==> job 801 <==
## top_level
module top_level
#(parameter WIDTH = 8)
(
	input clk, rst, init, finish, ack,
	input [WIDTH-1:0]
		ori_0,
		ori_1,
		ori_2,
		ori_3,
		ori_4,
		ori_5,
		ori_6,
		ori_7,
		ori_8,
		ori_9,
		ori_10,
		ori_11,
		ori_12,
		ori_13,
		ori_14,
		ori_15,
		ori_16,
		ori_17,
		ori_18,
		ori_19,
		ori_20,
		ori_21,
		ori_22,
		ori_23,
		ori_24,
		ori_25,
		ori_26,
		ori_27,
		ori_28,
		ori_29,
		ori_30,
		ori_31,
		can_0,
		can_1,
		can_2,
		can_3,
		can_4,
		can_5,
		can_6,
		can_7,
		can_8,
		can_9,
		can_10,
		can_11,
		can_12,
		can_13,
		can_14,
		can_15,
		can_16,
		can_17,
		can_18,
		can_19,
		can_20,
		can_21,
		can_22,
		can_23,
		can_24,
		can_25,
		can_26,
		can_27,
		can_28,
		can_29,
		can_30,
		can_31,
	output done,
	output [WIDTH+4:0] out_sad
	);
==> flow/config.mk <==
export PLATFORM = sky130hd
export DESIGN_NAME = top_level
export DESIGN_NICKNAME = top_level
export VERILOG_FILES = /design/flow/design.v
export SDC_FILE = /design/flow/constraint.sdc
export NUM_CORES = 4
export LEC_CHECK = 0
export CAP_MARGIN = 20
export CELL_PAD_IN_SITES_GLOBAL_PLACEMENT = 0
export CORE_MARGIN = 2
export CORE_UTILIZATION = 70
export MAX_ROUTING_LAYER = met4
export PLACE_DENSITY = 0.6
export SETUP_SLACK_MARGIN = -0.28
export SLEW_MARGIN = 5
==> flow/constraint.sdc <==
create_clock -name core_clock -period 4.65 [get_ports {clk}]
set_input_delay 0.9300 -clock core_clock [delete_from_list [all_inputs] [get_ports {clk}]]
set_output_delay 0.9300 -clock core_clock [all_outputs]
set_load 0.01 [all_outputs]
run.sh (not shown) runs the stock make flow with config.mk's settings and CLKGATE_MAP_FILE=.
==> job 581: changes against job 801 <==
CELL_PAD_IN_SITES_GLOBAL_PLACEMENT = default   (was 0)
CORE_ASPECT_RATIO = 1.06   (was default)
CORE_UTILIZATION = 33   (was 70)
MAX_ROUTING_LAYER = default   (was met4)
PLACE_DENSITY = default   (was 0.6)
SETUP_SLACK_MARGIN = default   (was -0.28)
SLEW_MARGIN = 20   (was 5)
==> flow/constraint.sdc (replaced) <==
create_clock -name core_clock -period 5.58 [get_ports {clk}]
set_input_delay 1.1160 -clock core_clock [delete_from_list [all_inputs] [get_ports {clk}]]
set_output_delay 1.1160 -clock core_clock [all_outputs]
set_load 0.01 [all_outputs]
==> comparison table <==
quantity	job 581	job 801
DP Area	57800 um^2	60000 um^2
CORE AREA	153000 um^2	71600 um^2
Number of gates on the worst path with buffers counted	22	21
Row Count	148	98
GRT Overall Usage	18.8%	41.8%
Number of resized instances in the post-cts repair step	3	103
Upper clock frequency limit	186 MHz	177 MHz
Global-route wire length before repair	237000 um	248000 um
Total instance count after detailed placement	8413	7799
Result of the run	timing/DRC/antenna clean	complete, but fails checks
Layout check failures	-	setup timing
Fraction of cell area in non-clock buffers	9.55%	14.8%
Worst Path Arrival	5.94 ns	6.19 ns
Count of filler cells inserted in the layout	15500	3282
Number of cells on the worst reg-to-reg path	22	21
Antenna Diode Count	2	9
Clock latency of the later-clocked register in the worst-skew pair	0.68 ns	0.64 ns
Routed length on met2	70700 um	82200 um
Met3 routing resource usage after global routing	4.13%	6.84%

---

==> willow <==
top_level again, from the RTL that the note above started with.
make LEC_CHECK=0 CAP_MARGIN=20 CELL_PAD_IN_SITES_GLOBAL_PLACEMENT=0 CORE_ASPECT_RATIO=0.69 CORE_MARGIN=2 CORE_UTILIZATION=66 CTS_CLUSTER_SIZE=35 MAX_ROUTING_LAYER=met4 SETUP_SLACK_MARGIN=2.04 SLEW_MARGIN=5 finish   # period 7.09 ns
==> tundra (differences from willow) <==
Settings changed: CAP_MARGIN 20 to 0, CELL_PAD_IN_SITES_GLOBAL_PLACEMENT 0 to unset, CORE_ASPECT_RATIO 0.69 to unset, CORE_UTILIZATION 66 to 72, CTS_CLUSTER_SIZE 35 to unset, PLACE_DENSITY set to 0.66, SETUP_SLACK_MARGIN 2.04 to 0.64, SLEW_MARGIN 5 to 20.
==> flow/constraint.sdc (replaced) <==
create_clock -name core_clock -period 5.2 [get_ports {clk}]
set_input_delay 1.0400 -clock core_clock [delete_from_list [all_inputs] [get_ports {clk}]]
set_output_delay 1.0400 -clock core_clock [all_outputs]
set_load 0.01 [all_outputs]
==> run notes <==
Numbers from the implementation run.

The flow ran to the end and the layout has no timing, DRC or antenna violations. STA classifies the critical path startpoint as a register. The tool flagged a number of max-cap violations equal to 0. The top achievable clock speed is 187 MHz. Dividing the detail-routed via count by the number of cells gives 6.06. Logic depth along the worst register-to-register path is recorded as 21.

Summed over all nets, wire length on met3 after detailed routing comes to 10900 um. The total global routing overflow is 0.
the above is filed under willow

==> run notes <==
Flow results follow.

The run stopped with a tool error. It got as far as global routing and failed there. The top-level port count is 531.

The count of flip-flops with a built-in enable after synthesis is 0. For reference, the placement row count at floorplan is 97.
the above is filed under tundra


---

==> amber <==
top_level again, from the RTL that the note above started with.
==> flow/config.mk <==
export PLATFORM = sky130hd
export DESIGN_NAME = top_level
export DESIGN_NICKNAME = top_level
export VERILOG_FILES = /design/flow/design.v
export SDC_FILE = /design/flow/constraint.sdc
export NUM_CORES = 4
export LEC_CHECK = 0
export ABC_AREA = 0
export CAP_MARGIN = 5
export CORE_MARGIN = 2
export CORE_UTILIZATION = 72
export CTS_CLUSTER_DIAMETER = 284
export PLACE_DENSITY = 0.38
export SETUP_SLACK_MARGIN = 0.9
export SLEW_MARGIN = 20
==> flow/constraint.sdc <==
create_clock -name core_clock -period 3.02 [get_ports {clk}]
set_input_delay 0.6040 -clock core_clock [delete_from_list [all_inputs] [get_ports {clk}]]
set_output_delay 0.6040 -clock core_clock [all_outputs]
set_load 0.01 [all_outputs]
==> inputs of umber, as changes to amber <==
ABC_AREA = 1   (was 0)
PLACE_DENSITY = 0.65   (was 0.38)
SETUP_SLACK_MARGIN = -0.28   (was 0.9)
==> results <==
	umber	amber
Result of the run	did not finish	did not finish
Last stage reached	4_1_cts	3_5_place_dp
Adder-cell share of the synthesized area	21.57%	23.30%
Xor/xnor share	4.896%	4.112%
Final RePlAce weighted congestion	1.027	1.033
Chip area from the yosys synthesis statistics	0.05474 sq mm	0.05069 sq mm
Cell count in the Yosys report	8,158	6,118
Die Span Y	279.7 microns	269.3 microns
Top-area cell type share of the netlist area	22.16%	23.93%
Mean cell area of the mapped netlist	6.710 sq um	8.285 sq um
Post-synth seq share	22.35%	24.13%
Simple logic cell fraction of the synthesized area	18.70%	13.89%
Fraction of the mapped netlist area in compound gates	17.59%	22.49%
Number of distinct library cell variants in the gate-level netlist after synthesis	41	81
Multiplexer fraction of the synthesized cell area	0%	3.108%
Die X	279.7 microns	269.3 microns

---

==> job 5536: inputs <==
Starting RTL as in the previous note.
Settings: LEC_CHECK=0, ABC_AREA=1, CAP_MARGIN=20, CELL_PAD_IN_SITES_GLOBAL_PLACEMENT=0, CORE_ASPECT_RATIO=0.88, CORE_MARGIN=2, CORE_UTILIZATION=70, MAX_ROUTING_LAYER=met4, PLACE_DENSITY=0.62, SETUP_SLACK_MARGIN=-0.28, SLEW_MARGIN=5; clock period 4.65 ns.
==> inputs of job 5977, as changes to job 5536 <==
Settings changed: ABC_AREA 1 to default, CAP_MARGIN 20 to 5, CELL_PAD_IN_SITES_GLOBAL_PLACEMENT 0 to default, CORE_ASPECT_RATIO 0.88 to default, CORE_UTILIZATION 70 to 72, CTS_CLUSTER_SIZE from default to 89, PLACE_DENSITY 0.62 to 0.64, SETUP_SLACK_MARGIN -0.28 to 1.47, SLEW_MARGIN 5 to 20.
==> flow/constraint.sdc (replaced) <==
create_clock -name core_clock -period 5.27 [get_ports {clk}]
set_input_delay 1.0540 -clock core_clock [delete_from_list [all_inputs] [get_ports {clk}]]
set_output_delay 1.0540 -clock core_clock [all_outputs]
set_load 0.01 [all_outputs]
==> reports/README.md <==
| Metric | This run |
|---|---|
| Final setup fails | 6 |
| Failed layout checks | negative setup slack |
| Worst setup slack after layout | -0.0840 ns |
| Highest clock frequency the design can meet | 211 MHz |
| Status | complete, but fails checks |
| Area of the placeable core | 77,700 um^2 |
Source of the figures above: job 5536

==> reports/README.md <==
| Metric | This run |
|---|---|
| Status | stopped before the end |
| Number of flops mapped to enable cells by yosys | 0 |
| Post-synth top area share | 23.9% |
| Area of the placeable core | 69,900 um^2 |
| Ports placed on the boundary | 531 |
| Last stage | global routing |
| Clock Sink Count | 610 |
| Commonest cells in the netlist | sky130_fd_sc_hd__inv_1 (885), sky130_fd_sc_hd__nand2_1 (692), sky130_fd_sc_hd__ha_1 (635) |
Source of the figures above: job 5977


---

==> v23: inputs <==
Starting RTL as in the previous note.
==> flow/design.v (excerpt) <==
module top_level
#(parameter WIDTH = 8)
(
	input clk, rst, init, finish, ack,
	input [WIDTH-1:0]
		ori_0,
		ori_1,
		ori_2,
		ori_3,
		ori_4,
		ori_5,
		ori_6,
		ori_7,
		ori_8,
		ori_9,
		ori_10,
		ori_11,
		ori_12,
		ori_13,
		ori_14,
		ori_15,
		ori_16,
		ori_17,
		ori_18,
		ori_19,
		ori_20,
		ori_21,
		ori_22,
		ori_23,
		ori_24,
		ori_25,
		ori_26,
		ori_27,
		ori_28,
		ori_29,
		ori_30,
		ori_31,
		can_0,
		can_1,
		can_2,
		can_3,
		can_4,
		can_5,
		can_6,
		can_7,
		can_8,
		can_9,
		can_10,
		can_11,
		can_12,
		can_13,
		can_14,
		can_15,
		can_16,
		can_17,
		can_18,
		can_19,
		can_20,
		can_21,
		can_22,
		can_23,
		can_24,
		can_25,
		can_26,
		can_27,
		can_28,
		can_29,
		can_30,
		can_31,
	output done,
	output [WIDTH+4:0] out_sad
	);
export LEC_CHECK = 0
export ABC_AREA = 1
export CAP_MARGIN = 20
export CELL_PAD_IN_SITES_GLOBAL_PLACEMENT = 0
export CORE_MARGIN = 2
export CORE_UTILIZATION = 72
export CTS_CLUSTER_DIAMETER = 352
export CTS_CLUSTER_SIZE = 33
export SETUP_SLACK_MARGIN = -0.32
export SLEW_MARGIN = 25
export TNS_END_PERCENT = 75
create_clock -name core_clock -period 3.23 [get_ports {clk}]
==> v35: changes against v23 <==
CELL_PAD_IN_SITES_GLOBAL_PLACEMENT = not set   (was 0)
CORE_UTILIZATION = 59   (was 72)
CTS_CLUSTER_DIAMETER = not set   (was 352)
CTS_CLUSTER_SIZE = not set   (was 33)
PLACE_DENSITY = 0.36   (was not set)
SETUP_SLACK_MARGIN = not set   (was -0.32)
SLEW_MARGIN = 20   (was 25)
TNS_END_PERCENT = not set   (was 75)
==> flow/constraint.sdc (replaced) <==
create_clock -name core_clock -period 3.25 [get_ports {clk}]
set_input_delay 0.6500 -clock core_clock [delete_from_list [all_inputs] [get_ports {clk}]]
set_output_delay 0.6500 -clock core_clock [all_outputs]
set_load 0.01 [all_outputs]
==> v31: changes against v23 <==
ABC_AREA = not set   (was 1)
CELL_PAD_IN_SITES_GLOBAL_PLACEMENT = not set   (was 0)
CORE_UTILIZATION = 40   (was 72)
CTS_CLUSTER_DIAMETER = not set   (was 352)
CTS_CLUSTER_SIZE = not set   (was 33)
SETUP_SLACK_MARGIN = not set   (was -0.32)
SLEW_MARGIN = 20   (was 25)
TNS_END_PERCENT = not set   (was 75)
==> flow/constraint.sdc (replaced) <==
create_clock -name core_clock -period 5.61 [get_ports {clk}]
set_input_delay 1.1220 -clock core_clock [delete_from_list [all_inputs] [get_ports {clk}]]
set_output_delay 1.1220 -clock core_clock [all_outputs]
set_load 0.01 [all_outputs]
==> reports/metrics.json <==
{
  "rows": {"value": 101},
  "flow.first_error": {"value": "[ERROR GRT-0232] Routing congestion too high. Check the congestion heatmap in the GUI."},
  "failing_step": {"value": "5_1_grt"},
  "synth_cells": {"value": 8158},
  "run_status": {"value": "did not finish"},
  "ys_types": {"value": 41},
  "ys_sh_xor": {"value": 4.90, "unit": "%"},
  "routing_usage_on_met1": {"value": 87.0, "unit": "%"},
  "place.detailed.instances": {"value": 10300}
}
-- figures above: v23

==> reports/metrics.json <==
{
  "run_status": {"value": "finished clean"},
  "routing_usage_on_met1": {"value": 29.2, "unit": "%"},
  "synth_cells": {"value": 6118},
  "ys_sh_xor": {"value": 4.11, "unit": "%"}
}
-- figures above: v31

==> reports/metrics.json <==
{
  "setup_violations": {"value": 78},
  "finalWorstSetupSlack": {"value": -1240, "unit": "ps"},
  "rows": {"value": 111},
  "run_status": {"value": "failed layout checks"},
  "ys_sh_xor": {"value": 4.90, "unit": "%"},
  "place.detailed.instances": {"value": 10700},
  "check-failures": {"value": "negative setup slack"},
  "ys_types": {"value": 41},
  "routing_usage_on_met1": {"value": 41.0, "unit": "%"}
}
-- figures above: v35

